## run A
## wrapper
module wrapper #(
    parameter DATA_WIDTH = 32,
    parameter ADDR_WIDTH = 8,
    parameter RESP_WIDTH = 3
)
(
    input s3_axi_aclk,
    input s3_axi_aresetn,
    input [ADDR_WIDTH-1:0] s3_axi_awaddr,
    input s3_axi_awvalid,
    output wire s3_axi_awready,
    input [DATA_WIDTH-1:0] s3_axi_wdata,
    input [DATA_WIDTH/8:0] s3_axi_wstrb,
    input s3_axi_wvalid,
    output wire s3_axi_wready,
    output wire [RESP_WIDTH - 1:0] s3_axi_bresp,
    output wire s3_axi_bvalid,
    input s3_axi_bready,
    input [ADDR_WIDTH-1:0] s3_axi_araddr,
    input s3_axi_arvalid,
    output wire s3_axi_arready,
    output wire [DATA_WIDTH-1:0] s3_axi_rdata,
    output wire [RESP_WIDTH - 1:0] s3_axi_rresp,
    output wire s3_axi_rvalid,
    input s3_axi_rready
);
wire [ADDR_WIDTH-1:0] connect_slave1_awaddr;
wire connect_slave1_awvalid;
wire connect_slave1_awready;
wire [DATA_WIDTH-1:0] connect_slave1_wdata;
wire [DATA_WIDTH/8:0] connect_slave1_wstrb;
wire connect_slave1_wvalid;
wire connect_slave1_wready;
wire [RESP_WIDTH - 1:0] connect_slave1_bresp;
wire connect_slave1_bvalid;
wire connect_slave1_bready;
wire [ADDR_WIDTH-1:0] connect_slave1_araddr;
wire connect_slave1_arvalid;
wire connect_slave1_arready;
wire [DATA_WIDTH-1:0] connect_slave1_rdata;
wire [RESP_WIDTH - 1:0] connect_slave1_rresp;
wire connect_slave1_rvalid;
wire connect_slave1_rready;
wire [ADDR_WIDTH-1:0] connect_slave2_awaddr;
  ...
Settings: LEC_CHECK=0, CAP_MARGIN=20, CORE_MARGIN=2, CORE_UTILIZATION=66, SETUP_SLACK_MARGIN=1.25, SLEW_MARGIN=20; clock period 8.68 ns.
run.sh (not shown) runs the stock make flow with config.mk's settings and CLKGATE_MAP_FILE=.
Run A ended with every stage complete and zero timing, DRC or antenna violations.
Changes in run B relative to run A:
Settings: a change of CORE_UTILIZATION from 66 to 72; an added MAX_ROUTING_LAYER of met4; an added CTS_CLUSTER_DIAMETER of 28.
As far as synthesized-area fraction occupied by and/or/nand/nor cells goes, run A and run B are indistinguishable; the numbers are identical.
Switching power: run B higher than run A
Diff run B..run A | DRC violation count after routing | negligible
Relative to run A, the design area measured on run B has increased slightly.
Of the two values seen for uppermost layer routed, met5 was produced by run A and met4 by run B.
Fmax: run B higher than run A
Compared with run A, run B instantiates a smaller number of standard cells.
Relative to run B, the following input files were edited for run C:
Settings: CTS_CLUSTER_DIAMETER: 28 -> unset; CORE_UTILIZATION: 72 -> 71; CTS_CLUSTER_SIZE: unset -> 37; MAX_ROUTING_LAYER: met4 -> unset; CAP_MARGIN: 20 -> 0.
--- outcome ---
Per the final summary, run C finished and its layout is clean on timing, DRC and antenna. Run B: all stages complete, timing, DRC and antenna checks passed. Delta (run C minus run B): detailed-placement wirelength estimate dropped 470 um; post-CTS repair timing setup buffer count dropped 6. Going from run B to run C, the power per unit of standard cell area was found to have gone down by about 18%.
diff inputs: run C => run D
Settings: CAP_MARGIN: 0 -> 20; SETUP_SLACK_MARGIN: 1.25 -> unset; CORE_UTILIZATION: 71 -> 40; CTS_CLUSTER_SIZE: 37 -> unset; the clock period (ns, I/O delays scaled along): 8.68 -> 9.39.
### Flow results
Delta (run D minus run C): final area -about 2.6%; height of the die increased 33%; post-layout utilization of the core fell by 36 points; share of total power in combinational logic roughly the same. Run D: number of antenna violations at the first check in global routing 5 above run C.

---

Starting RTL as in the previous note.
## wrapper
module wrapper #(
    parameter DATA_WIDTH = 32,
    parameter ADDR_WIDTH = 8,
    parameter RESP_WIDTH = 3
)
(
    input s3_axi_aclk,
    input s3_axi_aresetn,
    input [ADDR_WIDTH-1:0] s3_axi_awaddr,
    input s3_axi_awvalid,
    output wire s3_axi_awready,
    input [DATA_WIDTH-1:0] s3_axi_wdata,
    input [DATA_WIDTH/8:0] s3_axi_wstrb,
    input s3_axi_wvalid,
    output wire s3_axi_wready,
    output wire [RESP_WIDTH - 1:0] s3_axi_bresp,
    output wire s3_axi_bvalid,
    input s3_axi_bready,
    input [ADDR_WIDTH-1:0] s3_axi_araddr,
    input s3_axi_arvalid,
    output wire s3_axi_arready,
    output wire [DATA_WIDTH-1:0] s3_axi_rdata,
    output wire [RESP_WIDTH - 1:0] s3_axi_rresp,
    output wire s3_axi_rvalid,
    input s3_axi_rready
);
Settings: LEC_CHECK=0, ABC_AREA=1, CAP_MARGIN=5, CORE_MARGIN=2, CORE_UTILIZATION=72, CTS_CLUSTER_DIAMETER=333, CTS_CLUSTER_SIZE=25, GPL_TIMING_DRIVEN=1, MAX_ROUTING_LAYER=met5, PLACE_DENSITY_LB_ADDON=0.19, SETUP_SLACK_MARGIN=-0.36, SLEW_MARGIN=20; clock period 13.1 ns.
Then changed:
- ABC_AREA: 1 -> unset
- CAP_MARGIN: 5 -> 20
- CORE_UTILIZATION: 72 -> 13
- CTS_CLUSTER_DIAMETER: 333 -> unset
- CTS_CLUSTER_SIZE: 25 -> unset
- GPL_TIMING_DRIVEN: 1 -> unset
- MAX_ROUTING_LAYER: met5 -> unset
- PLACE_DENSITY_LB_ADDON: 0.19 -> unset
- SETUP_SLACK_MARGIN: -0.36 -> unset
- clock period: 13.1 -> 10.0 ns (I/O delays scaled with it)
Result: Clock power goes up to 2.8 times its value; utilization goes down by 60 points; fmax drops by 7.0%; hold slack gains 0.028 ns; synthesized area went down by 3.3%; routed wire length came out higher by 3.6%.

---

== the baseline ==
Starting RTL as in the previous note.
// wrapper
module wrapper #(
    parameter DATA_WIDTH = 32,
    parameter ADDR_WIDTH = 8,
    parameter RESP_WIDTH = 3
)
(
    input s3_axi_aclk,
    input s3_axi_aresetn,
    input [ADDR_WIDTH-1:0] s3_axi_awaddr,
    input s3_axi_awvalid,
    output wire s3_axi_awready,
    input [DATA_WIDTH-1:0] s3_axi_wdata,
    input [DATA_WIDTH/8:0] s3_axi_wstrb,
    input s3_axi_wvalid,
    output wire s3_axi_wready,
    output wire [RESP_WIDTH - 1:0] s3_axi_bresp,
    output wire s3_axi_bvalid,
    input s3_axi_bready,
    input [ADDR_WIDTH-1:0] s3_axi_araddr,
    input s3_axi_arvalid,
    output wire s3_axi_arready,
    output wire [DATA_WIDTH-1:0] s3_axi_rdata,
    output wire [RESP_WIDTH - 1:0] s3_axi_rresp,
    output wire s3_axi_rvalid,
    input s3_axi_rready
);
export LEC_CHECK = 0
export CAP_MARGIN = 40
export CELL_PAD_IN_SITES_DETAIL_PLACEMENT = 1
export CELL_PAD_IN_SITES_GLOBAL_PLACEMENT = 0
export CORE_MARGIN = 10
export CORE_UTILIZATION = 40
export CTS_CLUSTER_DIAMETER = 53
export CTS_CLUSTER_SIZE = 57
export GPL_ROUTABILITY_DRIVEN = 0
export PLACE_DENSITY_LB_ADDON = 0.14
export SLEW_MARGIN = 10
create_clock -name core_clock -period 12.7 [get_ports {s3_axi_aclk}]
[inputs] the candidate vs the baseline
==> flow/config.mk <==
export PLATFORM = sky130hd
export DESIGN_NAME = wrapper
export DESIGN_NICKNAME = wrapper
export VERILOG_FILES = /design/flow/design.v
export SDC_FILE = /design/flow/constraint.sdc
export NUM_CORES = 4
export LEC_CHECK = 0
export CAP_MARGIN = 20
export CORE_MARGIN = 2
export CORE_UTILIZATION = 72
export CTS_CLUSTER_SIZE = 57
export PLACE_DENSITY_LB_ADDON = 0.0
export SLEW_MARGIN = 20
==> flow/constraint.sdc <==
create_clock -name core_clock -period 7.52 [get_ports {s3_axi_aclk}]
set_input_delay 1.5040 -clock core_clock [delete_from_list [all_inputs] [get_ports {s3_axi_aclk}]]
set_output_delay 1.5040 -clock core_clock [all_outputs]
set_load 0.01 [all_outputs]
==> results <==
Measured against the baseline, the CTS buffer count of the candidate comes out at 1.6 times the reference value.
Run comparison: the baseline launching instance or port of the critical path multiplier_instiate.operandB[8]; the candidate launching instance or port of the critical path multiplier_instiate.operandA[20]
The candidate completed end to end; final checks failed (setup timing).
Compared with the baseline, in the candidate clock-cell share of area moved up; overall power of the completed layout moved up; buffer share of cell area climbed 6.0 points; largest net degree at the start of global routing +about 43%.

---

## v42
Starting RTL as in the previous note.
Settings: LEC_CHECK=0, ABC_AREA=0, CAP_MARGIN=20, CORE_MARGIN=2, CORE_UTILIZATION=71, CTS_CLUSTER_DIAMETER=193, CTS_CLUSTER_SIZE=21, GPL_TIMING_DRIVEN=1, MAX_ROUTING_LAYER=met5, PLACE_DENSITY_LB_ADDON=0.05, SETUP_SLACK_MARGIN=0.88, SLEW_MARGIN=20; clock period 8.31 ns.
Relative to v42, the following input files were edited for v59:
# v42
export LEC_CHECK = 0
export ABC_AREA = 0
export CAP_MARGIN = 20
export CORE_MARGIN = 2
export CORE_UTILIZATION = 71
export CTS_CLUSTER_DIAMETER = 193
export CTS_CLUSTER_SIZE = 21
export GPL_TIMING_DRIVEN = 1
export MAX_ROUTING_LAYER = met5
export PLACE_DENSITY_LB_ADDON = 0.05
export SETUP_SLACK_MARGIN = 0.88
export SLEW_MARGIN = 20
create_clock -name core_clock -period 8.31 [get_ports {s3_axi_aclk}]
# v59
export LEC_CHECK = 0
export CAP_MARGIN = 20
export CORE_MARGIN = 2
export CORE_UTILIZATION = 66
export SLEW_MARGIN = 20
create_clock -name core_clock -period 7.52 [get_ports {s3_axi_aclk}]
--- outcome ---
v59 finished all stages; layout check result: FAIL, due to negative setup slack.
Looking at period utilization, v59 sits 8.4 points above v42.
v59 vs v42: floorplan die height up by a few percent
Comparing v59 and v42, the lower area added between synthesis and finish was measured on v42.
Relative to v59, the following input files were edited for v17:
# v59
export LEC_CHECK = 0
export CAP_MARGIN = 20
export CORE_MARGIN = 2
export CORE_UTILIZATION = 66
export SLEW_MARGIN = 20
create_clock -name core_clock -period 7.52 [get_ports {s3_axi_aclk}]
# v17
export LEC_CHECK = 0
export CAP_MARGIN = 20
export CORE_MARGIN = 2
export CORE_UTILIZATION = 40
export SLEW_MARGIN = 20
create_clock -name core_clock -period 10.0 [get_ports {s3_axi_aclk}]
- Of v17 and v59, just one finished clean: v17.
- Ran to the end and failed final checks on negative setup slack: v59.
- Floorplan die height of v17 exceeds that of v59 by more than a quarter.
- v17 vs. v59: maximum frequency decreased about 14%, worst-case hold slack essentially unchanged, critical path data arrival time increased 1.22 ns, final setup slack of the worst path increased 1.22 ns.
- From v59 to v17 the numbers moved as follows: count of non-CTS buffers in the layout fell about 60%, net switching power figure fell about 30%, wire length fell 2.2%, global-route met2 utilization fell 25 points.
- The internal power contribution of v17 falls short of that of v59 by about 26%.
Modified inputs, v10 compared to v17
# v17
export LEC_CHECK = 0
export CAP_MARGIN = 20
export CORE_MARGIN = 2
export CORE_UTILIZATION = 40
export SLEW_MARGIN = 20
create_clock -name core_clock -period 10.0 [get_ports {s3_axi_aclk}]
# v10
export LEC_CHECK = 0
export CAP_MARGIN = 20
export CORE_MARGIN = 2
export CORE_UTILIZATION = 59
export SLEW_MARGIN = 20
create_clock -name core_clock -period 5.22 [get_ports {s3_axi_aclk}]
==> comparison <==
What the final checks of v10 revealed, after a flow that finished every stage, was a layout that fails on negative setup slack.
First-pass GRT wire length ended up 5.4% higher on v10 than on v17.
When v10 is set beside v17, its routed via count turns out to be 2,744 larger.
First-iteration DRC count up about 9% in v10 wrt v17
The final reports for v10 and v17 show endpoint arrival time on the critical path lower in the former.
The combinational power share of v10 and that of v17 are within noise of each other.
The total power of v10 exceeds that of v17 by 100%.
v10 falls short of v17 in routed wire length.
Between v17 and v10, number of rows in the core area is lower for v10, v17 comes in above that.

---

wrapper again, from the RTL that the note above started with.
make LEC_CHECK=0 CAP_MARGIN=5 CORE_MARGIN=2 CORE_UTILIZATION=72 CTS_CLUSTER_SIZE=57 MAX_ROUTING_LAYER=met4 PLACE_DENSITY_LB_ADDON=0.0 SETUP_SLACK_MARGIN=1.9 SLEW_MARGIN=20 finish   # period 6.5 ns
The starting point completed and failed the layout checks on negative setup slack.
Rerun with:
Settings changed: CAP_MARGIN 5 to 20, CORE_UTILIZATION 72 to 61, CTS_CLUSTER_SIZE 57 to unset, MAX_ROUTING_LAYER met4 to unset, PLACE_DENSITY_LB_ADDON 0.0 to unset, SETUP_SLACK_MARGIN 1.9 to unset.
Clock period 6.5 ns to 7.3 ns, I/O delays scaled along.
What happened: The changed run finished with negative setup slack left; clock power falls by 7.4%; clock-buffer cell count rises by 6; clock skew falls by 3.6 ps; total power falls by 9.1%; worst setup slack improved by 800 ps; routed wire length falls by 11%; worst hold slack got worse by 13 ps.
Rerun with:
Settings changed: ABC_AREA set to 0, CORE_UTILIZATION 61 to 66, SETUP_SLACK_MARGIN set to -0.5, TNS_END_PERCENT set to 5.
Clock period 7.3 ns to 6.2 ns, I/O delays scaled along.
After rerunning: The new run ran to the end with violations: negative setup slack. Final cell count goes down by 1.1%. Count of clock-buffer cells in the layout goes down by 9. Area after synthesis is unchanged. Global-route usage goes up by 4.7 points. Setup slack got worse by 1100 ps. Sequential share of layout area goes up by 0.18 points.

---

Starting RTL as in the previous note.
clock: 9.47 ns
lec_check: 0
abc_area: 0
cap_margin: 20
core_margin: 2
core_utilization: 66
cts_cluster_size: 97
max_routing_layer: met4
min_routing_layer: met1
place_density_lb_addon: 0.12
slew_margin: 20
tns_end_percent: 55
Next try:
Settings changed: ABC_AREA 0 to default, CORE_UTILIZATION 66 to 40, CTS_CLUSTER_DIAMETER from default to 236, CTS_CLUSTER_SIZE 97 to default, MAX_ROUTING_LAYER met4 to default, MIN_ROUTING_LAYER met1 to default, PLACE_DENSITY_LB_ADDON 0.12 to default, TNS_END_PERCENT 55 to 45.
Clock period 9.47 ns to 10.0 ns, I/O delays scaled along.
Clock power fell by about 3%.
Synthesized area does not change.
Design area rose by 1.9%.
Next try:
Settings changed: CORE_UTILIZATION 40 to 72, CTS_CLUSTER_DIAMETER 236 to default, PLACE_DENSITY_LB_ADDON from default to 0.0, TNS_END_PERCENT 45 to default.
Clock period 10.0 ns to 7.62 ns, I/O delays scaled along.
=> The new run ran to the end with violations: negative setup slack; cell area is higher by 5.2%; via count grows by 7.0%; worst setup slack degrades by 1.3 ns; fmax climbs by 13%; power rises by 36%; register-to-register slack degrades by 1.3 ns; die size shrinks by 44%; first-iteration DRC count grows by 26%.

---

Setup of run 1:
Starting RTL as in the previous note.
// wrapper
module wrapper #(
    parameter DATA_WIDTH = 32,
    parameter ADDR_WIDTH = 8,
    parameter RESP_WIDTH = 3
)
(
    input s3_axi_aclk,
    input s3_axi_aresetn,
    input [ADDR_WIDTH-1:0] s3_axi_awaddr,
    input s3_axi_awvalid,
    output wire s3_axi_awready,
    input [DATA_WIDTH-1:0] s3_axi_wdata,
    input [DATA_WIDTH/8:0] s3_axi_wstrb,
    input s3_axi_wvalid,
    output wire s3_axi_wready,
    output wire [RESP_WIDTH - 1:0] s3_axi_bresp,
    output wire s3_axi_bvalid,
    input s3_axi_bready,
    input [ADDR_WIDTH-1:0] s3_axi_araddr,
    input s3_axi_arvalid,
    output wire s3_axi_arready,
    output wire [DATA_WIDTH-1:0] s3_axi_rdata,
    output wire [RESP_WIDTH - 1:0] s3_axi_rresp,
    output wire s3_axi_rvalid,
    input s3_axi_rready
);
Settings: LEC_CHECK=0, CAP_MARGIN=20, CORE_MARGIN=2, CORE_UTILIZATION=72, CTS_CLUSTER_SIZE=59, MAX_ROUTING_LAYER=met4, PLACE_DENSITY_LB_ADDON=0.0, SETUP_SLACK_MARGIN=2.18, SLEW_MARGIN=20; clock period 7.62 ns.
Run 1: flow complete, layout not clean; failing: negative setup slack
Here is what was changed in the inputs of run 2 compared with run 1.
--- a/flow/config.mk
+++ b/flow/config.mk
@@ -11,2 +10,0 @@
-export CTS_CLUSTER_SIZE = 59
-export MAX_ROUTING_LAYER = met4
@@ -14 +11,0 @@
-export SETUP_SLACK_MARGIN = 2.18
==> flow/constraint.sdc <==
create_clock -name core_clock -period 7.71 [get_ports {s3_axi_aclk}]
set_input_delay 1.5420 -clock core_clock [delete_from_list [all_inputs] [get_ports {s3_axi_aclk}]]
set_output_delay 1.5420 -clock core_clock [all_outputs]
set_load 0.01 [all_outputs]
### Flow results
Although run 2 finished all stages, its layout failed final checks on negative setup slack. Across both runs, met2 track demand over resource was lower for run 2 than for run 1. Run 2 ended up with a lower global-route usage than run 1 did. Fmax: run 2 above run 1.
Input changes introduced in run 3 (baseline for comparison: run 2):
--- a/flow/config.mk
+++ b/flow/config.mk
@@ -10,0 +11,2 @@
+export CTS_CLUSTER_DIAMETER = 335
+export CTS_CLUSTER_SIZE = 15
@@ -11,0 +14 @@
+export SETUP_SLACK_MARGIN = -0.39
==> flow/constraint.sdc <==
create_clock -name core_clock -period 7.17 [get_ports {s3_axi_aclk}]
set_input_delay 1.4340 -clock core_clock [delete_from_list [all_inputs] [get_ports {s3_axi_aclk}]]
set_output_delay 1.4340 -clock core_clock [all_outputs]
set_load 0.01 [all_outputs]
Diff run 2 -> run 3: maximum frequency from static timing analysis barely changed; initial antenna violation count climbed 2. The flow completed for run 3, but it is not clean: the layout still shows negative setup slack. The post-synthesis sequential area ratio on run 3 is in line with that on run 2. In the reports for run 3 and run 2, the larger sum of met2 wire segment lengths after detailed routing belongs to run 2. Per the comparison of run 3 with run 2, least setup slack across all paths after layout decreased by 540 ps relative to the old numbers; worst vdd rail ir drop increased by 0.89% relative to the old numbers; number of global-route vias before repair closely matched the old numbers; final area decreased by about 1.1% relative to the old numbers. Logic gate fraction of the total cell area for run 3: 0.80 points up relative to run 2. On power per unit of standard cell area: run 3 sits below run 2.
[inputs] run 4 vs run 3
--- a/flow/config.mk
+++ b/flow/config.mk
@@ -8 +8 @@
-export CAP_MARGIN = 20
+export CAP_MARGIN = 5
@@ -11,2 +11 @@
-export CTS_CLUSTER_DIAMETER = 335
-export CTS_CLUSTER_SIZE = 15
+export CTS_CLUSTER_SIZE = 57
@@ -14 +13 @@
-export SETUP_SLACK_MARGIN = -0.39
+export SETUP_SLACK_MARGIN = -0.49
==> flow/constraint.sdc <==
create_clock -name core_clock -period 6.5 [get_ports {s3_axi_aclk}]
set_input_delay 1.3000 -clock core_clock [delete_from_list [all_inputs] [get_ports {s3_axi_aclk}]]
set_output_delay 1.3000 -clock core_clock [all_outputs]
set_load 0.01 [all_outputs]
--- outcome ---
Layout checks on run 4: not met. Flow itself completed; violations: negative setup slack. Across both runs, post-layout total power was higher for run 4 than for run 3. Looking at routed wire length across both flows, run 4 is the weaker of the two, with run 3 ahead. Re number of nets with antenna violations after detailed routing: no difference whatsoever between run 4 and run 3. Diff run 3 -> run 4: global-route usage shows an increase of 2.5 points; DRC violation total after the first TritonRoute iteration rose 541; sequential share of power fell 9.5 points. Looking at leakage power figure, run 4 sits 4.5% higher than run 3 does.
> inputs changed (run 4 -> run 5)
--- a/flow/config.mk
+++ b/flow/config.mk
@@ -8 +8 @@
-export CAP_MARGIN = 5
+export CAP_MARGIN = 20
@@ -11 +11,2 @@
-export CTS_CLUSTER_SIZE = 57
+export CTS_CLUSTER_SIZE = 74
+export MAX_ROUTING_LAYER = met4
@@ -13 +14 @@
-export SETUP_SLACK_MARGIN = -0.49
+export SETUP_SLACK_MARGIN = 2.22
==> flow/constraint.sdc <==
create_clock -name core_clock -period 7.71 [get_ports {s3_axi_aclk}]
set_input_delay 1.5420 -clock core_clock [delete_from_list [all_inputs] [get_ports {s3_axi_aclk}]]
set_output_delay 1.5420 -clock core_clock [all_outputs]
set_load 0.01 [all_outputs]
Findings:
Run 5: flow complete, layout not clean; failing: negative setup slack
Between run 4 and run 5, the flow reports layout buffer count excluding clock buffers decreasing by more than 10%.
Compare run 5 and run 4 | growth of design area from synthesis to finish higher: run 4
Re sequential share of layout area: run 5 is 0.20 points up on run 4.
Compared with run 4, run 5 shows worst setup slack higher by 1140 ps.
Looking at number of antenna violations at the first check in global routing, run 5 sits 2 lower than run 4 does.
The final reports for run 5 and run 4 show clock skew lower in the former.
Run 5 against run 4: aggregate negative setup slack went up; length of routed wiring on met1 went down.
--- input diff run 5..run 6 ---
--- a/flow/config.mk
+++ b/flow/config.mk
@@ -10,5 +10 @@
-export CORE_UTILIZATION = 72
-export CTS_CLUSTER_SIZE = 74
-export MAX_ROUTING_LAYER = met4
-export PLACE_DENSITY_LB_ADDON = 0.0
-export SETUP_SLACK_MARGIN = 2.22
+export CORE_UTILIZATION = 40
==> flow/constraint.sdc <==
create_clock -name core_clock -period 7.78 [get_ports {s3_axi_aclk}]
set_input_delay 1.5560 -clock core_clock [delete_from_list [all_inputs] [get_ports {s3_axi_aclk}]]
set_output_delay 1.5560 -clock core_clock [all_outputs]
set_load 0.01 [all_outputs]
==> results <==
- In run 6, global routing met1 resource utilization is lower than in run 5.
- In run 6 the implementation ran to completion but is not tape-out ready, as the final checks report negative setup slack.
- Diff run 5 -> run 6: clock transition at the register clock pins on the worst setup and hold paths after CTS has remained practically unchanged, wire length of the first global-routing pass roughly the same.
Power and IR drop assume default switching activity.
